==> inputs of try-garnet <==
==> flow/design.v <==
module exponent_multiplier (
    i_clk, i_rst_n,
    i_load, i_start, i_select,
    i_A, i_B,
    o_done, led_select, o_P,
	seg_i_A_ten, seg_i_A_unit, 
	seg_i_B_ten, seg_i_B_unit, 
	seg_o_P_thousand, seg_o_P_hundred, seg_o_P_ten, seg_o_P_unit
);
    input wire i_clk, i_rst_n;
    input wire i_load, i_start, i_select;
    input [3:0] i_A, i_B;
    output reg o_done, led_select;
    output reg [29:0] o_P;
	output reg [6:0] seg_i_A_ten, seg_i_A_unit;
	output reg [6:0] seg_i_B_ten, seg_i_B_unit;
	output reg [6:0] seg_o_P_thousand, seg_o_P_hundred, seg_o_P_ten, seg_o_P_unit;
    parameter IDLE = 3'b000, LOAD = 3'b001, CALC = 3'b010, FINISH = 3'b011;
    reg [2:0] current_state;
    reg [3:0] reg_A, reg_B;
	reg [3:0] led_reg_A, led_reg_B;
    reg [19:0] reg_A_shift;
    reg [29:0] reg_P_exp;
    reg [7:0] reg_P_mul;
    reg [3:0] counter_exp;
    reg [2:0] index_bit_B;
    reg exp_done, mul_done;
    always @(posedge i_clk or negedge i_rst_n) begin
        if (!i_rst_n) begin
            reg_A <= 4'b0;
            reg_B <= 4'b0;
            reg_P_exp <= 30'b1;
            reg_P_mul <= 8'b0;
            reg_A_shift <= 20'b0;
			led_reg_A <= 4'b0;	
			led_reg_B <= 4'b0;	
            o_done <= 0;
			led_select <= 0;
            o_P <= 30'b0;
            counter_exp <= 4'b0;
            index_bit_B <= 3'b0;
            exp_done <= 0;
            mul_done <= 0;
            current_state <= IDLE;
        end
        else begin
            case (current_state)
                IDLE: begin
                    reg_A <= 4'b0;
                    reg_B <= 4'b0;
                    reg_P_exp <= 30'b1;
                    reg_P_mul <= 8'b0;
                    reg_A_shift <= 20'b0;
                    o_done <= 0;
					led_select <= 0;
                    o_P <= 30'b0;
                    counter_exp <= 4'b0;
                    index_bit_B <= 3'b0;
                    exp_done <= 0;
                    mul_done <= 0;
                    if (!i_load) begin 
                        reg_A <= i_A;
						led_reg_A <= i_A;
                        reg_B <= i_B;
						led_reg_B <= i_B;
                        reg_A_shift <= {16'b0, i_A};
                        current_state <= LOAD;
                    end                    
                end    
                LOAD: begin                    
                    current_state <= (!i_start) ? CALC : LOAD;
                end
                CALC: begin
                    if (i_start) begin
                        if (!exp_done) begin
                            if (counter_exp < reg_B) begin
                                reg_P_exp <= reg_P_exp * reg_A;
                                counter_exp <= counter_exp + 1;
                            end
                            else begin
                                exp_done <= 1;
                            end
                        end
                        if (!mul_done) begin
                            if (index_bit_B < 4) begin
                                if (reg_B[index_bit_B]) begin
                                    reg_P_mul <= reg_P_mul + reg_A_shift[7:0];
                                end
                                reg_A_shift <= reg_A_shift << 1;
                                index_bit_B <= index_bit_B + 1;
                            end
                            else begin
                                mul_done <= 1;
                            end
                        end
                        if (exp_done && mul_done) begin
                            current_state <= FINISH;
                        end
                    end
                end
                FINISH: begin
                    o_done <= 1;
                    led_select <= !i_select;
                    if (!i_select) begin
                        o_P <= reg_P_exp;
                    end
                    else if (i_select) begin
                        o_P <= {22'b0, reg_P_mul};
                    end
                    if (!i_start) begin
                        current_state <= IDLE;
                    end
                end
            endcase
        end
    end
	always @(*) begin                 
		case (led_reg_A % 10)
			4'd0: seg_i_A_unit = 7'b1000000;
			4'd1: seg_i_A_unit = 7'b1111001;
			4'd2: seg_i_A_unit = 7'b0100100;
			4'd3: seg_i_A_unit = 7'b0110000;
			4'd4: seg_i_A_unit = 7'b0011001;
			4'd5: seg_i_A_unit = 7'b0010010;
			4'd6: seg_i_A_unit = 7'b0000010;
			4'd7: seg_i_A_unit = 7'b1111000;
			4'd8: seg_i_A_unit = 7'b0000000;
			4'd9: seg_i_A_unit = 7'b0010000;
			default: seg_i_A_unit = 7'b1000000;
		endcase
		case (led_reg_A / 10)
			4'd0: seg_i_A_ten = 7'b1000000;
			4'd1: seg_i_A_ten = 7'b1111001;
			4'd2: seg_i_A_ten = 7'b0100100;
			4'd3: seg_i_A_ten = 7'b0110000;
			4'd4: seg_i_A_ten = 7'b0011001;
			4'd5: seg_i_A_ten = 7'b0010010;
			4'd6: seg_i_A_ten = 7'b0000010;
			4'd7: seg_i_A_ten = 7'b1111000;
			4'd8: seg_i_A_ten = 7'b0000000;
			4'd9: seg_i_A_ten = 7'b0010000;
			default: seg_i_A_ten = 7'b1000000;
		endcase
		case (led_reg_B % 10)
			4'd0: seg_i_B_unit = 7'b1000000;
			4'd1: seg_i_B_unit = 7'b1111001;
			4'd2: seg_i_B_unit = 7'b0100100;
			4'd3: seg_i_B_unit = 7'b0110000;
			4'd4: seg_i_B_unit = 7'b0011001;
			4'd5: seg_i_B_unit = 7'b0010010;
			4'd6: seg_i_B_unit = 7'b0000010;
			4'd7: seg_i_B_unit = 7'b1111000;
			4'd8: seg_i_B_unit = 7'b0000000;
			4'd9: seg_i_B_unit = 7'b0010000;
			default: seg_i_B_unit = 7'b1000000;
		endcase
		case (led_reg_B / 10)
			4'd0: seg_i_B_ten = 7'b1000000;
			4'd1: seg_i_B_ten = 7'b1111001;
			4'd2: seg_i_B_ten = 7'b0100100;
			4'd3: seg_i_B_ten = 7'b0110000;
			4'd4: seg_i_B_ten = 7'b0011001;
			4'd5: seg_i_B_ten = 7'b0010010;
			4'd6: seg_i_B_ten = 7'b0000010;
			4'd7: seg_i_B_ten = 7'b1111000;
			4'd8: seg_i_B_ten = 7'b0000000;
			4'd9: seg_i_B_ten = 7'b0010000;
			default: seg_i_B_ten = 7'b1000000;
		endcase
		case (o_P % 10)
			4'd0: seg_o_P_unit = 7'b1000000;
			4'd1: seg_o_P_unit = 7'b1111001;
			4'd2: seg_o_P_unit = 7'b0100100;
			4'd3: seg_o_P_unit = 7'b0110000;
			4'd4: seg_o_P_unit = 7'b0011001;
			4'd5: seg_o_P_unit = 7'b0010010;
			4'd6: seg_o_P_unit = 7'b0000010;
			4'd7: seg_o_P_unit = 7'b1111000;
			4'd8: seg_o_P_unit = 7'b0000000;
			4'd9: seg_o_P_unit = 7'b0010000;
			default: seg_o_P_unit = 7'b1000000;
		endcase
		case ((o_P / 10) % 10)
			4'd0: seg_o_P_ten = 7'b1000000;
			4'd1: seg_o_P_ten = 7'b1111001;
			4'd2: seg_o_P_ten = 7'b0100100;
			4'd3: seg_o_P_ten = 7'b0110000;
			4'd4: seg_o_P_ten = 7'b0011001;
			4'd5: seg_o_P_ten = 7'b0010010;
			4'd6: seg_o_P_ten = 7'b0000010;
			4'd7: seg_o_P_ten = 7'b1111000;
			4'd8: seg_o_P_ten = 7'b0000000;
			4'd9: seg_o_P_ten = 7'b0010000;
			default: seg_o_P_ten = 7'b1000000;
		endcase
		case ((o_P / 100) % 10)
			4'd0: seg_o_P_hundred = 7'b1000000;
			4'd1: seg_o_P_hundred = 7'b1111001;
			4'd2: seg_o_P_hundred = 7'b0100100;
			4'd3: seg_o_P_hundred = 7'b0110000;
			4'd4: seg_o_P_hundred = 7'b0011001;
			4'd5: seg_o_P_hundred = 7'b0010010;
			4'd6: seg_o_P_hundred = 7'b0000010;
			4'd7: seg_o_P_hundred = 7'b1111000;
			4'd8: seg_o_P_hundred = 7'b0000000;
			4'd9: seg_o_P_hundred = 7'b0010000;
			default: seg_o_P_hundred = 7'b1000000;
		endcase
		case ((o_P / 1000) % 10)
			4'd0: seg_o_P_thousand = 7'b1000000;
			4'd1: seg_o_P_thousand = 7'b1111001;
			4'd2: seg_o_P_thousand = 7'b0100100;
			4'd3: seg_o_P_thousand = 7'b0110000;
			4'd4: seg_o_P_thousand = 7'b0011001;
			4'd5: seg_o_P_thousand = 7'b0010010;
			4'd6: seg_o_P_thousand = 7'b0000010;
			4'd7: seg_o_P_thousand = 7'b1111000;
			4'd8: seg_o_P_thousand = 7'b0000000;
			4'd9: seg_o_P_thousand = 7'b0010000;
			default: seg_o_P_thousand = 7'b1000000;		
		endcase
    end
endmodule
==> flow/run.sh <==
#!/bin/bash
# the make line also repeats each setting of config.mk as NAME=value (left out here)
make -C /OpenROAD-flow-scripts/flow DESIGN_CONFIG=/design/flow/config.mk WORK_HOME=/design/flow/orfs CLKGATE_MAP_FILE= finish
==> flow/config.mk <==
export PLATFORM = sky130hd
export DESIGN_NAME = exponent_multiplier
export DESIGN_NICKNAME = exponent_multiplier
export VERILOG_FILES = /design/flow/design.v
export SDC_FILE = /design/flow/constraint.sdc
export NUM_CORES = 4
export LEC_CHECK = 0
export ABC_AREA = 1
export CAP_MARGIN = 20
export CORE_MARGIN = 2
export CORE_UTILIZATION = 72
export CTS_CLUSTER_DIAMETER = 282
export CTS_CLUSTER_SIZE = 10
export PLACE_DENSITY = 0.37
export SETUP_SLACK_MARGIN = 3.66
export SLEW_MARGIN = 20
==> flow/constraint.sdc <==
create_clock -name core_clock -period 12.3 [get_ports {i_clk}]
set_input_delay 2.4600 -clock core_clock [delete_from_list [all_inputs] [get_ports {i_clk}]]
set_output_delay 2.4600 -clock core_clock [all_outputs]
set_load 0.01 [all_outputs]
==> try-lagoon: changes against try-garnet <==
CORE_UTILIZATION = 65   (was 72)
CTS_CLUSTER_DIAMETER = 229   (was 282)
CTS_CLUSTER_SIZE = unset   (was 10)
PLACE_DENSITY = 0.6   (was 0.37)
SETUP_SLACK_MARGIN = unset   (was 3.66)
==> flow/constraint.sdc (replaced) <==
create_clock -name core_clock -period 46.2 [get_ports {i_clk}]
set_input_delay 9.2400 -clock core_clock [delete_from_list [all_inputs] [get_ports {i_clk}]]
set_output_delay 9.2400 -clock core_clock [all_outputs]
set_load 0.01 [all_outputs]
==> results <==
Of try-garnet and try-lagoon, try-lagoon has the higher die size (gap 9.6%, measured against try-lagoon). In area after synthesis, try-garnet and try-lagoon do not differ. try-garnet failed in detailed placement. try-lagoon failed in global routing (DPL-0038). In synthesized cell count, try-garnet and try-lagoon do not differ.
==> figures <==
quantity                                                                    try-garnet                try-lagoon
Result of the run                                                       did not finish            did not finish
Failing step                                                        detailed placement            global routing
Total number of placement rows                                                      86                        91
Combined area of all synthesized cells                                   0.04038 sq mm             0.04038 sq mm
Die Footprint                                                            0.05799 sq mm             0.06413 sq mm
Synth mux share                                                               0.05577%                  0.05577%
Flops & latches, synth                                                             107                       107
Post-Syn Instances                                                                7320                      7320
Simple-gate portion of the synthesized area                                     59.54%                    59.54%
Gpl congestion                                                                   1.043                    0.9693
Dominant cell type by area after synthesis                    sky130_fd_sc_hd__nand2_1  sky130_fd_sc_hd__nand2_1
Starting density of the core                                                    73.01%                    65.55%
Area leader share                                                               18.86%                    18.86%
Most frequently used cell type in the post-synthesis netlist  sky130_fd_sc_hd__nand2_1  sky130_fd_sc_hd__nand2_1
Cells in synth_stat.txt                                                           7320                      7320
Horizontal die size                                                           240.8 um                  253.2 um
Number of synthesized flops with an enable pin                                       0                         0
Die span in y                                                                 240.8 um                  253.2 um
Standard cell core area                                                  0.05531 sq mm             0.06160 sq mm
Fa+ha+maj area frac                                                             5.559%                    5.559%
Synth Seq Share                                                                 6.637%                    6.637%
Summed standard-cell area reported by yosys                              0.04038 sq mm             0.04038 sq mm
Compound Share, Synth                                                           8.087%                    8.087%
